==> run C <==
==> flow/design.v (excerpt) <==
module fmad_fp32
  (
   input         clk,
   input         reset,
   input         req,
   input [31:0]  x,
   input [31:0]  y,
   input [31:0]  z,
   output [31:0] rslt,
   output [4:0]  flag
   );
clock: 14.7 ns
lec_check: 0
cap_margin: 10
cell_pad_in_sites_detail_placement: 1
core_aspect_ratio: 1.72
core_margin: 8
core_utilization: 40
gpl_routability_driven: 1
min_routing_layer: met1
setup_slack_margin: -0.65
slew_margin: 20
run.sh (not shown) runs the stock make flow with config.mk's settings and CLKGATE_MAP_FILE=.
==> inputs of run B, as changes to run C <==
- ABC_AREA: default -> 1
- CAP_MARGIN: 10 -> 40
- CELL_PAD_IN_SITES_DETAIL_PLACEMENT: 1 -> default
- CORE_ASPECT_RATIO: 1.72 -> 1.34
- CORE_MARGIN: 8 -> 2
- CORE_UTILIZATION: 40 -> 72
- CTS_CLUSTER_SIZE: default -> 10
- GPL_ROUTABILITY_DRIVEN: 1 -> default
- MIN_ROUTING_LAYER: met1 -> default
- PLACE_DENSITY: default -> 0.38
- SETUP_SLACK_MARGIN: -0.65 -> 0.59
==> flow/constraint.sdc (replaced) <==
create_clock -name core_clock -period 2.09 [get_ports {clk}]
set_input_delay 0.4180 -clock core_clock [delete_from_list [all_inputs] [get_ports {clk}]]
set_output_delay 0.4180 -clock core_clock [all_outputs]
set_load 0.01 [all_outputs]
==> flow_summary_export.csv <==
group,metric,value,unit
status,status,"failed layout checks",
status,so_faults,"setup timing",
worst_hold_path,hold_end,"fmad.rslt1[28]$_DFFE_PP_",
global_routing,grt-ovfl-total,0,
sta,setup_viol,13,
die,die_area,0.143,mm²
sta,tns,-8.95,ns
logic_synthesis,synthAdderAreaFrac,0.170,
global_routing,busiest_layer,"met2",
logic_synthesis,synthesis.nets,7197,
worst_setup_path,critPathMaxFanout,4,
sta,fin_ws,-1.33,ns
cells_and_area,comb_share,0.687,
logic_synthesis,mux_share,0.0754,
[end of results for run C]
==> flow_summary_export.csv <==
group,metric,value,unit
logic_synthesis,flop_cell,"edfxtp_1",
status,tool.error,"[ERROR DPL-0038] Utilization greater than 100%, impossible to legalize",
die,fp-utilization,0.729,
logic_synthesis,synthAdderAreaFrac,0.172,
status,last-stage-reached,"detailed placement",
logic_synthesis,synthesis.nets,8371,
logic_synthesis,mux_share,0.00734,
logic_synthesis,synth_warnings,28,
logic_synthesis,synth.cellmix.simpleShare,0.232,
die,die_area,0.0742,mm²
status,status,"aborted with a tool error",
logic_synthesis,ys.flops,340,
logic_synthesis,xor_share,0.0782,
[end of results for run B]

---

==> run a <==
fmad_fp32 again, from the RTL that the note above started with.
## fmad_fp32
module fmad_fp32
  (
   input         clk,
   input         reset,
   input         req,
   input [31:0]  x,
   input [31:0]  y,
   input [31:0]  z,
   output [31:0] rslt,
   output [4:0]  flag
   );
   wire signed [31:0] acc0, acc1, acc2, acc3;
   wire signed [9:0]  exp0, exp1, exp2, exp3;
   fmad fmad
     (
      .clk(clk),
      .reset(reset),
      .req(req),
      .req_command(1),
      .x(x),
      .y(y),
      .z(z),
      .w(32'h0),
      .acc0(acc0), .acc1(acc1), .acc2(acc2), .acc3(acc3),
      .exp0(exp0), .exp1(exp1), .exp2(exp2), .exp3(exp3),
      .rslt(rslt),
      .flag(flag)
   );
endmodule
Settings: LEC_CHECK=0, CAP_MARGIN=20, CELL_PAD_IN_SITES_DETAIL_PLACEMENT=1, CORE_ASPECT_RATIO=1.72, CORE_MARGIN=8, CORE_UTILIZATION=40, GPL_ROUTABILITY_DRIVEN=1, MIN_ROUTING_LAYER=met2, SETUP_SLACK_MARGIN=-0.65, SLEW_MARGIN=20; clock period 14.7 ns.
==> run b: changes against run a <==
- CELL_PAD_IN_SITES_DETAIL_PLACEMENT: 1 -> not set
- CORE_ASPECT_RATIO: 1.72 -> not set
- CORE_MARGIN: 8 -> 2
- GPL_ROUTABILITY_DRIVEN: 1 -> not set
- MIN_ROUTING_LAYER: met2 -> not set
- SETUP_SLACK_MARGIN: -0.65 -> not set
==> flow/constraint.sdc (replaced) <==
create_clock -name core_clock -period 17.5 [get_ports {clk}]
set_input_delay 3.5000 -clock core_clock [delete_from_list [all_inputs] [get_ports {clk}]]
set_output_delay 3.5000 -clock core_clock [all_outputs]
set_load 0.01 [all_outputs]
==> run c: changes against run a <==
- ABC_AREA: not set -> 1
- CAP_MARGIN: 20 -> 15
- CELL_PAD_IN_SITES_DETAIL_PLACEMENT: 1 -> not set
- CORE_ASPECT_RATIO: 1.72 -> 0.5
- CORE_MARGIN: 8 -> 2
- CORE_UTILIZATION: 40 -> 72
- CTS_CLUSTER_DIAMETER: not set -> 201
- CTS_CLUSTER_SIZE: not set -> 72
- GPL_ROUTABILITY_DRIVEN: 1 -> not set
- MIN_ROUTING_LAYER: met2 -> not set
- SETUP_SLACK_MARGIN: -0.65 -> 3.18
==> flow/constraint.sdc (replaced) <==
create_clock -name core_clock -period 11.0 [get_ports {clk}]
set_input_delay 2.2000 -clock core_clock [delete_from_list [all_inputs] [get_ports {clk}]]
set_output_delay 2.2000 -clock core_clock [all_outputs]
set_load 0.01 [all_outputs]
==> run d: changes against run a <==
- CAP_MARGIN: 20 -> 10
- CELL_PAD_IN_SITES_DETAIL_PLACEMENT: 1 -> not set
- CORE_ASPECT_RATIO: 1.72 -> not set
- CORE_MARGIN: 8 -> 2
- CORE_UTILIZATION: 40 -> 72
- CTS_CLUSTER_SIZE: not set -> 36
- GPL_ROUTABILITY_DRIVEN: 1 -> not set
- MIN_ROUTING_LAYER: met2 -> not set
- SETUP_SLACK_MARGIN: -0.65 -> not set
==> flow/constraint.sdc (replaced) <==
create_clock -name core_clock -period 14.6 [get_ports {clk}]
set_input_delay 2.9200 -clock core_clock [delete_from_list [all_inputs] [get_ports {clk}]]
set_output_delay 2.9200 -clock core_clock [all_outputs]
set_load 0.01 [all_outputs]
==> summary of the runs <==
Run c died in 5_1_grt with GRT-0116. Run d reached the layout checks and failed them: setup timing. Run b passed the timing, design-rule and antenna checks. Run a finished with setup timing left. Critical path depth: run d is lower than run a (2). Wire length: run b is higher than run d (about 1.6%). Of run a and run b, run a has the higher utilization (gap 2.2 points). Non-clock buffer count: run b < run d < run a. Between run a and run d, the lower count of clock-buffer cells in the layout is in run a (gap 6).

---

==> run G: inputs <==
fmad_fp32 again, from the RTL that the note above started with.
clock: 19.7 ns
lec_check: 0
cap_margin: 20
cell_pad_in_sites_global_placement: 3
core_margin: 2
core_utilization: 62
gpl_routability_driven: 0
max_routing_layer: met4
min_routing_layer: met1
place_density_lb_addon: 0.14
slew_margin: 20
==> run X (differences from run G) <==
- ABC_AREA: default -> 1
- CAP_MARGIN: 20 -> 0
- CELL_PAD_IN_SITES_GLOBAL_PLACEMENT: 3 -> default
- CORE_ASPECT_RATIO: default -> 0.63
- CORE_UTILIZATION: 62 -> 70
- CTS_CLUSTER_DIAMETER: default -> 261
- CTS_CLUSTER_SIZE: default -> 32
- GPL_ROUTABILITY_DRIVEN: 0 -> default
- MIN_ROUTING_LAYER: met1 -> default
- PLACE_DENSITY_LB_ADDON: 0.14 -> 0.19
- SLEW_MARGIN: 20 -> 30
==> flow/constraint.sdc (replaced) <==
create_clock -name core_clock -period 12.0 [get_ports {clk}]
set_input_delay 2.4000 -clock core_clock [delete_from_list [all_inputs] [get_ports {clk}]]
set_output_delay 2.4000 -clock core_clock [all_outputs]
set_load 0.01 [all_outputs]
==> run R (differences from run G) <==
- ABC_AREA: default -> 1
- CAP_MARGIN: 20 -> 40
- CELL_PAD_IN_SITES_GLOBAL_PLACEMENT: 3 -> default
- CORE_ASPECT_RATIO: default -> 1.34
- CORE_UTILIZATION: 62 -> 72
- CTS_CLUSTER_SIZE: default -> 10
- GPL_ROUTABILITY_DRIVEN: 0 -> default
- MAX_ROUTING_LAYER: met4 -> default
- MIN_ROUTING_LAYER: met1 -> default
- PLACE_DENSITY: default -> 0.38
- PLACE_DENSITY_LB_ADDON: 0.14 -> default
- SETUP_SLACK_MARGIN: default -> 0.59
- TNS_END_PERCENT: default -> 5
==> flow/constraint.sdc (replaced) <==
create_clock -name core_clock -period 2.09 [get_ports {clk}]
set_input_delay 0.4180 -clock core_clock [delete_from_list [all_inputs] [get_ports {clk}]]
set_output_delay 0.4180 -clock core_clock [all_outputs]
set_load 0.01 [all_outputs]
==> qor summary <==
quantity	run R	run X	run G
Port-buffer cells	134	134	-
Worst slack after detailed placement	-10490 ps	-1230 ps	-
Mapped Area	51800 sq um	51800 sq um	52300 sq um
Register share after synthesis	0.178	0.178	0.177
Count of instantiated cells in the yosys netlist	7702	7702	6528
Placed Cells	10.4k	9030	-
Global placer's final weighted congestion	1.30	1.33	-
Post-synthesis net count	8371	8371	7197
Cell area after placement	69500 sq um	58000 sq um	-
Y dimension of the die	315 um	220 um	294 um
Compound-cell area share of the yosys netlist	0.216	0.216	0.196
Half-perimeter wire length after placement	225 mm	167 mm	-
Adder and majority cell fraction of the synthesized area	0.172	0.172	0.170
Status	did not finish	did not finish	did not finish
Stage where the flow stopped	clock tree synthesis (4_1_cts)	global routing (5_1_grt)	global placement without I/O (3_1_place_gp_skip_io)
Post-synth area from yosys stat	51800 sq um	51800 sq um	52300 sq um
Synth Instances	7702	7702	6528
Count of unique library cells instantiated by Yosys	68	68	111

---

==> 12-14: inputs <==
Starting RTL as in the previous note.
export LEC_CHECK = 0
export ABC_AREA = 1
export CAP_MARGIN = 0
export CELL_PAD_IN_SITES_GLOBAL_PLACEMENT = 2
export CORE_ASPECT_RATIO = 0.63
export CORE_MARGIN = 9
export CORE_UTILIZATION = 59
export CTS_CLUSTER_DIAMETER = 261
export CTS_CLUSTER_SIZE = 36
export GPL_TIMING_DRIVEN = 0
export HOLD_SLACK_MARGIN = 0.3
export MAX_ROUTING_LAYER = met4
export PLACE_DENSITY_LB_ADDON = 0.19
export SLEW_MARGIN = 30
create_clock -name core_clock -period 15.1 [get_ports {clk}]
==> 03-06: changes against 12-14 <==
==> flow/config.mk (replaced) <==
export PLATFORM = sky130hd
export DESIGN_NAME = fmad_fp32
export DESIGN_NICKNAME = fmad_fp32
export VERILOG_FILES = /design/flow/design.v
export SDC_FILE = /design/flow/constraint.sdc
export NUM_CORES = 4
export LEC_CHECK = 0
export CAP_MARGIN = 20
export CORE_MARGIN = 2
export CORE_UTILIZATION = 58
export SLEW_MARGIN = 20
==> flow/constraint.sdc (replaced) <==
create_clock -name core_clock -period 9.35 [get_ports {clk}]
set_input_delay 1.8700 -clock core_clock [delete_from_list [all_inputs] [get_ports {clk}]]
set_output_delay 1.8700 -clock core_clock [all_outputs]
set_load 0.01 [all_outputs]
==> 08-22: changes against 12-14 <==
==> flow/config.mk (replaced) <==
export PLATFORM = sky130hd
export DESIGN_NAME = fmad_fp32
export DESIGN_NICKNAME = fmad_fp32
export VERILOG_FILES = /design/flow/design.v
export SDC_FILE = /design/flow/constraint.sdc
export NUM_CORES = 4
export LEC_CHECK = 0
export CAP_MARGIN = 20
export CORE_MARGIN = 2
export CORE_UTILIZATION = 65
export SLEW_MARGIN = 20
==> flow/constraint.sdc (replaced) <==
create_clock -name core_clock -period 13.6 [get_ports {clk}]
set_input_delay 2.7200 -clock core_clock [delete_from_list [all_inputs] [get_ports {clk}]]
set_output_delay 2.7200 -clock core_clock [all_outputs]
set_load 0.01 [all_outputs]
==> 12-11: changes against 12-14 <==
==> flow/config.mk (replaced) <==
export PLATFORM = sky130hd
export DESIGN_NAME = fmad_fp32
export DESIGN_NICKNAME = fmad_fp32
export VERILOG_FILES = /design/flow/design.v
export SDC_FILE = /design/flow/constraint.sdc
export NUM_CORES = 4
export LEC_CHECK = 0
export ABC_AREA = 1
export CAP_MARGIN = 15
export CORE_MARGIN = 2
export CORE_UTILIZATION = 72
export CTS_CLUSTER_DIAMETER = 209
export CTS_CLUSTER_SIZE = 17
export SLEW_MARGIN = 20
==> flow/constraint.sdc (replaced) <==
create_clock -name core_clock -period 13.6 [get_ports {clk}]
set_input_delay 2.7200 -clock core_clock [delete_from_list [all_inputs] [get_ports {clk}]]
set_output_delay 2.7200 -clock core_clock [all_outputs]
set_load 0.01 [all_outputs]
==> comparison table <==
| quantity | 08-22 | 12-14 | 03-06 | 12-11 |
|---|---|---|---|---|
| Result of the run | complete, but fails checks | did not finish | complete, but fails checks | finished clean |
| Failing step | - | 3_1_place_gp_skip_io | - | - |
| Violated checks | negative setup slack | - | negative setup slack | - |
| X dimension of the die | 288 µm | 391 µm | 304 µm | 272 µm |
| Met2 routing resource usage after global routing | 70.9% | - | 75.8% | 79.0% |
| Total instance count after detailed placement | 7600 | - | 8961 | 8518 |
| Clock-pin slew of the registers on the worst-case setup and hold paths | 0.07 ns | - | 0.06 ns | 0.09 ns |
| Worst Reg2Reg Path Length in Cells | 93 | - | 93 | 92 |
| Initial antenna violation count | 7 | - | 8 | 11 |
| AO/OA Area Share | 19.6% | 21.6% | 19.6% | 21.6% |
| Wire length on met1 | 71400 µm | - | 80800 µm | 66100 µm |
| Chip Area, Yosys | 0.0523 mm² | 0.0518 mm² | 0.0523 mm² | 0.0518 mm² |
| Top sig layer | met5 | - | met5 | met5 |
| End of the worst hold path | fmad.flag1[4]$_DFFE_PP_ | - | fmad.rslt1[31]$_DFFE_PP_ | fmad.rslt1[29]$_DFFE_PP_ |
| Crit path arrival time | 15.80 ns | - | 16.67 ns | 13.43 ns |
| Synth-to-layout area growth | 11.7% | - | 38.2% | 6.88% |
| Number of nets in the synthesized netlist | 7197 | 8371 | 7197 | 8371 |
| Detailed-router iteration count before antenna repair | 11 | - | 17 | 12 |
| Final routed wire length divided by cell count | 25.5 µm | - | 26.2 µm | 23.9 µm |
| Tally of filler cells in the layout | 6207 | - | 5650 | 5602 |
| Clock tree skew after final layout | 0.0405 ns | - | 0.0438 ns | 0.0172 ns |
| Layout non-clock buf frac | 8.55% | - | 21.8% | 5.85% |
| Comb. cell area | 0.0404 mm² | - | 0.0432 mm² | 0.0370 mm² |
| Share of synthesized area occupied by flip-flops and latches | 17.7% | 17.8% | 17.7% | 17.8% |
| Count of nets after finishing | 7320 | - | 8700 | 8291 |
| Non-clock inverter count in the final layout | 344 | - | 344 | 1075 |

---

==> 06-03: inputs <==
fmad_fp32 again, from the RTL that the note above started with.
Settings: LEC_CHECK=0, ABC_AREA=1, CAP_MARGIN=0, CORE_ASPECT_RATIO=0.91, CORE_MARGIN=2, CORE_UTILIZATION=72, CTS_CLUSTER_DIAMETER=222, CTS_CLUSTER_SIZE=39, SETUP_SLACK_MARGIN=2.91, SLEW_MARGIN=20; clock period 10.3 ns.
==> 07-28 (differences from 06-03) <==
ABC_AREA = unset   (was 1)
CAP_MARGIN = 20   (was 0)
CORE_ASPECT_RATIO = unset   (was 0.91)
CORE_UTILIZATION = 51   (was 72)
CTS_CLUSTER_DIAMETER = unset   (was 222)
CTS_CLUSTER_SIZE = unset   (was 39)
SETUP_SLACK_MARGIN = unset   (was 2.91)
==> flow/constraint.sdc (replaced) <==
create_clock -name core_clock -period 16.8 [get_ports {clk}]
set_input_delay 3.3600 -clock core_clock [delete_from_list [all_inputs] [get_ports {clk}]]
set_output_delay 3.3600 -clock core_clock [all_outputs]
set_load 0.01 [all_outputs]
==> 03-27 (differences from 06-03) <==
ABC_AREA = unset   (was 1)
CAP_MARGIN = 20   (was 0)
CORE_ASPECT_RATIO = unset   (was 0.91)
CORE_UTILIZATION = 40   (was 72)
CTS_CLUSTER_DIAMETER = unset   (was 222)
CTS_CLUSTER_SIZE = unset   (was 39)
SETUP_SLACK_MARGIN = unset   (was 2.91)
==> flow/constraint.sdc (replaced) <==
create_clock -name core_clock -period 16.8 [get_ports {clk}]
set_input_delay 3.3600 -clock core_clock [delete_from_list [all_inputs] [get_ports {clk}]]
set_output_delay 3.3600 -clock core_clock [all_outputs]
set_load 0.01 [all_outputs]
==> summary of the runs <==
- Between 03-27 and 07-28, the lower final area is in 07-28 (gap about 0.9%, measured against 07-28).
- Between 03-27 and 07-28, the lower clock skew is in 07-28 (gap 0.012 ns).
- Sequential cell count is the same in 03-27 and 07-28.
- Of 07-28 and 03-27, 03-27 has the higher non-clock buffer count (gap 15).
- In 03-27 the synthesized area is larger than in 06-03, by about 0.9%.
- Of 03-27 and 07-28, 03-27 has the higher first-iteration DRC count (gap 1.0%, measured against 07-28).
- In synthesized cell count, 03-27 and 07-28 do not differ.
- 07-28 completed without violations. 03-27 completed with no timing, DRC or antenna violations. 06-03 did not get past 5_1_grt.
- Critical path depth: 03-27 is lower than 07-28 (46).
